==> v28 <==
Design execution_unit, start of the top module:
module execution_unit (
input logic clk,
input logic rst_b,
input logic req,
input logic [2:0] req_id,
input logic req_type,
input logic [63:0] req_data1,
input logic [63:0] req_data2,
output logic fifo_full,
output logic rsp,
output logic [2:0] rsp_id,
output logic [63:0] rsp_data );
req_pkt_type input_req;
rsp_pkt_type output_rsp;
assign input_req = {req, req_id, req_type, req_data1, req_data2};
assign rsp = output_rsp.rsp;
assign rsp_id = output_rsp.rsp_id;
assign rsp_data = output_rsp.rsp_data;
logic write_in, read;
req_pkt_type output_req;
logic mul_req, mul_rsp, mul_grant, mul_free;
logic [2:0] mul_req_id, mul_rsp_id;
logic [63:0] mul_rsp_data;
logic add_req, add_rsp, add_grant, add_free;
logic [2:0] add_req_id, add_rsp_id;
logic [63:0] add_rsp_data;
logic [1:0] rr_req;
logic [1:0] rr_grant;
assign write_in = input_req.req;
inp_fifo i_inp_fifo(.clk(clk), .rst_b(rst_b), .write_in(write_in), .read(read), .input_req(input_req), .output_req(output_req), .fifo_full(fifo_full));
assign read = output_req.req && (mul_req || add_req);
assign mul_req = output_req.req && (output_req.req_type == 1'b1) && mul_free;
mul i_mul (
.clk(clk), .rst_b(rst_b), 
.mul_req(mul_req),
.mul_req_id(output_req.req_id),
.mul_data1(output_req.req_data1),
.mul_data2(output_req.req_data2),
.grant(mul_grant),
.mul_rsp(mul_rsp),
.mul_rsp_id(mul_rsp_id),
.mul_rsp_data(mul_rsp_data),
.mul_free(mul_free)
);
assign add_req = output_req.req && (output_req.req_type == 1'b0) && add_free;
add i_add (
.clk(clk), .rst_b(rst_b), 
.add_req(add_req),
.add_req_id(output_req.req_id),
.add_data1(output_req.req_data1),
.add_data2(output_req.req_data2),
.grant(add_grant),
.add_rsp(add_rsp),
.add_rsp_id(add_rsp_id),
.add_rsp_data(add_rsp_data),
.add_free(add_free)
);
  ...
export LEC_CHECK = 0
export ABC_AREA = 1
export CAP_MARGIN = 30
export CORE_ASPECT_RATIO = 1.59
export CORE_MARGIN = 10
export CORE_UTILIZATION = 50
export GPL_TIMING_DRIVEN = 0
export HOLD_SLACK_MARGIN = 0.11
export MAX_ROUTING_LAYER = met4
export MIN_ROUTING_LAYER = met2
export PLACE_DENSITY = 0.63
export SLEW_MARGIN = 30
create_clock -name core_clock -period 15.6 [get_ports {clk}]
run.sh (not shown) runs the stock make flow with config.mk's settings and CLKGATE_MAP_FILE=.
==> v34 (differences from v28) <==
Settings changed: ABC_AREA 1 to not set, CAP_MARGIN 30 to 20, CORE_ASPECT_RATIO 1.59 to not set, CORE_MARGIN 10 to 2, CORE_UTILIZATION 50 to 72, CTS_CLUSTER_SIZE set to 75, GPL_TIMING_DRIVEN 0 to not set, HOLD_SLACK_MARGIN 0.11 to not set, MAX_ROUTING_LAYER met4 to not set, MIN_ROUTING_LAYER met2 to not set, PLACE_DENSITY 0.63 to not set, PLACE_DENSITY_LB_ADDON set to 0.01, SETUP_SLACK_MARGIN set to 2.37, SLEW_MARGIN 30 to 20.
==> flow/constraint.sdc (replaced) <==
create_clock -name core_clock -period 7.95 [get_ports {clk}]
set_input_delay 1.5900 -clock core_clock [delete_from_list [all_inputs] [get_ports {clk}]]
set_output_delay 1.5900 -clock core_clock [all_outputs]
set_load 0.01 [all_outputs]
==> results <==
item                                                                                     v28                       v34
Sequential fraction of the synthesis area                                              25.8%                     26.8%
Status                                                             aborted with a tool error  finished with violations
Last stage reached                                                  global routing (5_1_grt)                         -
Violated checks                                                                            -      negative setup slack
Synth Area in Adders                                                                   37.0%                     38.5%
Fraction of synthesized cell area taken by the top area cell type                      32.8%                     34.1%
Count of instances resized after the clock tree is built                                   0                       209
TritonCTS Buffers                                                                         83                       100
Synth mux share                                                                           0%                     4.06%
Detailed placer's ending HPWL                                                      457000 um                 249000 um
Cell count after placement                                                             16400                     12200
Synthesized chip area reported by yosys                                         112000 sq um              108000 sq um
# rows                                                                                   218                       141
Average footprint of a synthesized cell                                           8.53 sq um                10.7 sq um
Distinct cells, synth                                                                     61                        74
Worst slack at placement                                                             4.27 ns                 -0.943 ns
Number of buffers inserted to repair setup after CTS                                       0                        30
RePlAce Congestion                                                                      1.37                      1.02
Number of port buffers                                                                   202                       203
Gate Count Post-Synth                                                                  13100                     10100
Die Y-Extent                                                                          617 um                    391 um
Placed cell area                                                                120000 sq um              117000 sq um
Area fraction in and, or, nand and nor cells after synthesis                           12.4%                     12.1%
Floorplan core area                                                             222000 sq um              148000 sq um
Net count after synthesis                                                              15500                     12400
Die Wd                                                                                395 um                    391 um
Compound Share, Synth                                                                  8.71%                     7.44%
Chip area                                                                       244000 sq um              153000 sq um
Syn Std Cell Area                                                               112000 sq um              108000 sq um

* * *

==> inputs of branch cedar <==
==> flow/design.v <==
typedef struct packed { logic req; logic [2:0] req_id; logic req_type; logic [63:0] req_data1; logic [63:0] req_data2;} req_pkt_type;
typedef struct packed { logic rsp; logic [2:0] rsp_id; logic [63:0] rsp_data;} rsp_pkt_type;
module execution_unit (
input logic clk,
input logic rst_b,
input logic req,
input logic [2:0] req_id,
input logic req_type,
input logic [63:0] req_data1,
input logic [63:0] req_data2,
output logic fifo_full,
output logic rsp,
output logic [2:0] rsp_id,
output logic [63:0] rsp_data );
req_pkt_type input_req;
rsp_pkt_type output_rsp;
assign input_req = {req, req_id, req_type, req_data1, req_data2};
assign rsp = output_rsp.rsp;
assign rsp_id = output_rsp.rsp_id;
assign rsp_data = output_rsp.rsp_data;
logic write_in, read;
req_pkt_type output_req;
logic mul_req, mul_rsp, mul_grant, mul_free;
logic [2:0] mul_req_id, mul_rsp_id;
logic [63:0] mul_rsp_data;
logic add_req, add_rsp, add_grant, add_free;
logic [2:0] add_req_id, add_rsp_id;
logic [63:0] add_rsp_data;
logic [1:0] rr_req;
logic [1:0] rr_grant;
assign write_in = input_req.req;
inp_fifo i_inp_fifo(.clk(clk), .rst_b(rst_b), .write_in(write_in), .read(read), .input_req(input_req), .output_req(output_req), .fifo_full(fifo_full));
assign read = output_req.req && (mul_req || add_req);
assign mul_req = output_req.req && (output_req.req_type == 1'b1) && mul_free;
mul i_mul (
.clk(clk), .rst_b(rst_b), 
.mul_req(mul_req),
.mul_req_id(output_req.req_id),
.mul_data1(output_req.req_data1),
.mul_data2(output_req.req_data2),
.grant(mul_grant),
.mul_rsp(mul_rsp),
.mul_rsp_id(mul_rsp_id),
.mul_rsp_data(mul_rsp_data),
.mul_free(mul_free)
);
assign add_req = output_req.req && (output_req.req_type == 1'b0) && add_free;
add i_add (
.clk(clk), .rst_b(rst_b), 
.add_req(add_req),
.add_req_id(output_req.req_id),
.add_data1(output_req.req_data1),
.add_data2(output_req.req_data2),
.grant(add_grant),
.add_rsp(add_rsp),
.add_rsp_id(add_rsp_id),
.add_rsp_data(add_rsp_data),
.add_free(add_free)
);
assign rr_req = {mul_rsp, add_rsp};
assign mul_grant = rr_grant[1];
assign add_grant = rr_grant[0];
assign rr_grant = {rr_req[1], rr_req[0] & ~rr_req[1]};
assign output_rsp.rsp = |rr_grant;
assign output_rsp.rsp_id = rr_grant[1] ? mul_rsp_id : rr_grant[0] ? add_rsp_id : '0;
assign output_rsp.rsp_data = rr_grant[1] ? mul_rsp_data : rr_grant[0] ? add_rsp_data : '0;
endmodule
module inp_fifo #(parameter DEPTH = 4, PTR_WIDTH = $clog2(DEPTH))
(
   input  logic   clk,
   input  logic   rst_b,
   input logic    write_in, 
   input logic    read, 
   input req_pkt_type input_req,  
   output req_pkt_type output_req,  
   output logic fifo_full   
);
logic fifo_empty;
logic [DEPTH-1:0][132:0] fifo_mem;  
logic [PTR_WIDTH-1 : 0] rd_ptr;
logic [PTR_WIDTH-1 : 0] wr_ptr;
logic [PTR_WIDTH : 0] count;
always_ff @(posedge clk or negedge rst_b)
begin
   if(~rst_b) begin
      wr_ptr     <= '0;       
      rd_ptr     <= '0;      
      count <= '0;
      fifo_mem <= '0;
   end else begin
   if(read) begin
         rd_ptr <= rd_ptr + 1'b1;                          
   end  
   if(write_in) begin
         fifo_mem[wr_ptr] <= input_req;              
         wr_ptr <= wr_ptr + 1'b1;           
   end
   if(read && !write_in) begin
	  count <= count - 1;
   end   
   else if(write_in && !read) begin
	  count <= count + 1;
   end   
   end
end   
assign output_req = !fifo_empty ? fifo_mem[rd_ptr] : '0;
assign fifo_empty = (count == 0) ? 1'b1 : 1'b0;                            
assign fifo_full = (count == DEPTH) ? 1'b1 : 1'b0;
endmodule
module add (
    input logic clk,
	input logic rst_b,
    input logic add_req,
	input logic [2:0] add_req_id,
	input logic [63:0] add_data1,
	input logic [63:0] add_data2,
	input logic grant,
	output logic add_rsp,
	output logic [2:0] add_rsp_id,
	output logic [63:0] add_rsp_data,
	output logic add_free
);
logic add_req_q;
logic [2:0] add_req_id_q;
logic [63:0] add_data1_q, add_data2_q;
logic add_rsp_prev;
logic [2:0] add_rsp_id_prev;
logic [64:0] add_rsp_data_prev;
always_ff @(posedge clk or negedge rst_b) begin
    if(!rst_b) begin
	    add_free <= 1'b1;
		add_rsp <= '0;
		add_rsp_id <= '0;
		add_rsp_data <= '0;
		add_rsp_prev <= '0;
		add_req_q <= '0;
	end else 
	begin
	    if(add_req) add_free <= 1'b0;
	    add_req_q <= add_req;
		add_req_id_q <= add_req_id;
		add_data1_q <= add_data1;
		add_data2_q <= add_data2;
		add_rsp_prev <= add_req_q;
		add_rsp_id_prev <= add_req_id_q;
		add_rsp_data_prev <= (add_data1_q + add_data2_q);
		if(grant) begin
		    add_free <= 1'b1;
			add_rsp <= 0;
			add_rsp_id <= '0;
			add_rsp_data <= '0;
		end else begin
			if(add_rsp_prev) begin
				add_rsp <= 1'b1;
				add_rsp_id <= add_rsp_id_prev;
				add_rsp_data <= add_rsp_data_prev[63:0];
			end
		end	
    end
end
endmodule
module mul (
    input logic clk,
	input logic rst_b,
    input logic mul_req,
	input logic [2:0] mul_req_id,
	input logic [63:0] mul_data1,
	input logic [63:0] mul_data2,
	input logic grant,
	output logic mul_rsp,
	output logic [2:0] mul_rsp_id,
	output logic [63:0] mul_rsp_data,
	output logic mul_free
);
logic mul_req_q;
logic [2:0] mul_req_id_q;
logic [63:0] mul_data1_q, mul_data2_q;
logic mul_req_q2;
logic [2:0] mul_req_id_q2;
logic [63:0] mul_data1_q2, mul_data2_q2;
logic mul_rsp_prev;
logic [2:0] mul_rsp_id_prev;
logic [128:0] mul_rsp_data_prev;
always_ff @(posedge clk or negedge rst_b) begin
    if(!rst_b) begin
	    mul_free <= 1'b1;
		mul_req_q <= '0;
		mul_req_q2 <= '0;
		mul_rsp <= '0;
		mul_rsp_id <= '0;
		mul_rsp_data <= '0;
		mul_rsp_prev <= '0;
	end else begin
	    if(mul_req) mul_free <= 1'b0;
	    mul_req_q <= mul_req;
		mul_req_id_q <= mul_req_id;
		mul_data1_q <= mul_data1;
		mul_data2_q <= mul_data2;
		mul_req_q2 <= mul_req_q;
		mul_req_id_q2 <= mul_req_id_q;
		mul_data1_q2 <= mul_data1_q;
		mul_data2_q2 <= mul_data2_q;
		mul_rsp_prev <= mul_req_q2;
		mul_rsp_id_prev <= mul_req_id_q2;
		mul_rsp_data_prev <= (mul_data1_q2 * mul_data2_q2);
		if(grant) begin
		    mul_free <= 1'b1;
			mul_rsp <= 0;
			mul_rsp_id <= '0;
			mul_rsp_data <= '0;
		end else begin
			if(mul_rsp_prev) begin
				mul_rsp <= 1'b1;
				mul_rsp_id <= mul_rsp_id_prev;
				mul_rsp_data <= mul_rsp_data_prev[63:0];
			end
		end	
    end
end
endmodule
==> flow/run.sh <==
#!/bin/bash
# the make line also repeats each setting of config.mk as NAME=value (left out here)
make -C /OpenROAD-flow-scripts/flow DESIGN_CONFIG=/design/flow/config.mk WORK_HOME=/design/flow/orfs CLKGATE_MAP_FILE= finish
==> flow/config.mk <==
export PLATFORM = sky130hd
export DESIGN_NAME = execution_unit
export DESIGN_NICKNAME = execution_unit
export VERILOG_FILES = /design/flow/design.v
export SDC_FILE = /design/flow/constraint.sdc
export NUM_CORES = 4
export LEC_CHECK = 0
export ABC_AREA = 0
export CAP_MARGIN = 20
export CORE_ASPECT_RATIO = 0.71
export CORE_MARGIN = 2
export CORE_UTILIZATION = 72
export CTS_CLUSTER_SIZE = 37
export GPL_ROUTABILITY_DRIVEN = 1
export MAX_ROUTING_LAYER = met4
export PLACE_DENSITY_LB_ADDON = 0.02
export SETUP_SLACK_MARGIN = 1.19
export SLEW_MARGIN = 20
export TNS_END_PERCENT = 5
==> flow/constraint.sdc <==
create_clock -name core_clock -period 4.08 [get_ports {clk}]
set_input_delay 0.8160 -clock core_clock [delete_from_list [all_inputs] [get_ports {clk}]]
set_output_delay 0.8160 -clock core_clock [all_outputs]
set_load 0.01 [all_outputs]
==> branch delta: changes against branch cedar <==
Settings changed: ABC_AREA 0 to 1, CAP_MARGIN 20 to 5, CELL_PAD_IN_SITES_DETAIL_PLACEMENT set to 2, CELL_PAD_IN_SITES_GLOBAL_PLACEMENT set to 3, CORE_ASPECT_RATIO 0.71 to not set, CORE_UTILIZATION 72 to 61, GPL_ROUTABILITY_DRIVEN 1 to 0, PLACE_DENSITY_LB_ADDON 0.02 to not set, SETUP_SLACK_MARGIN 1.19 to 1.01, TNS_END_PERCENT 5 to 55.
==> flow/constraint.sdc (replaced) <==
create_clock -name core_clock -period 7.27 [get_ports {clk}]
set_input_delay 1.4540 -clock core_clock [delete_from_list [all_inputs] [get_ports {clk}]]
set_output_delay 1.4540 -clock core_clock [all_outputs]
set_load 0.01 [all_outputs]
==> branch tundra: changes against branch cedar <==
Settings changed: ABC_AREA 0 to not set, CORE_ASPECT_RATIO 0.71 to not set, CORE_UTILIZATION 72 to 31, CTS_CLUSTER_SIZE 37 to not set, GPL_ROUTABILITY_DRIVEN 1 to not set, MAX_ROUTING_LAYER met4 to not set, PLACE_DENSITY_LB_ADDON 0.02 to not set, SETUP_SLACK_MARGIN 1.19 to not set, TNS_END_PERCENT 5 to not set.
==> flow/constraint.sdc (replaced) <==
create_clock -name core_clock -period 9.79 [get_ports {clk}]
set_input_delay 1.9580 -clock core_clock [delete_from_list [all_inputs] [get_ports {clk}]]
set_output_delay 1.9580 -clock core_clock [all_outputs]
set_load 0.01 [all_outputs]
==> summary of the runs <==
- First-iteration DRC count: branch cedar is larger than branch tundra (120%).
- Branch tundra ran to the end with no violations. Branch cedar completed, yet does not pass: negative setup slack. Branch delta ended with an error in global placement without I/O.
- Against branch tundra, the non-clock buffer count of branch cedar is higher by 690.
- In branch tundra the wire length is lower than in branch cedar, by about 20%.
- Flip-flop count is the same in branch tundra and branch cedar.
- Clock skew: branch tundra is lower than branch cedar (0.019 ns).
- Synthesized area is the same in branch cedar and branch tundra.
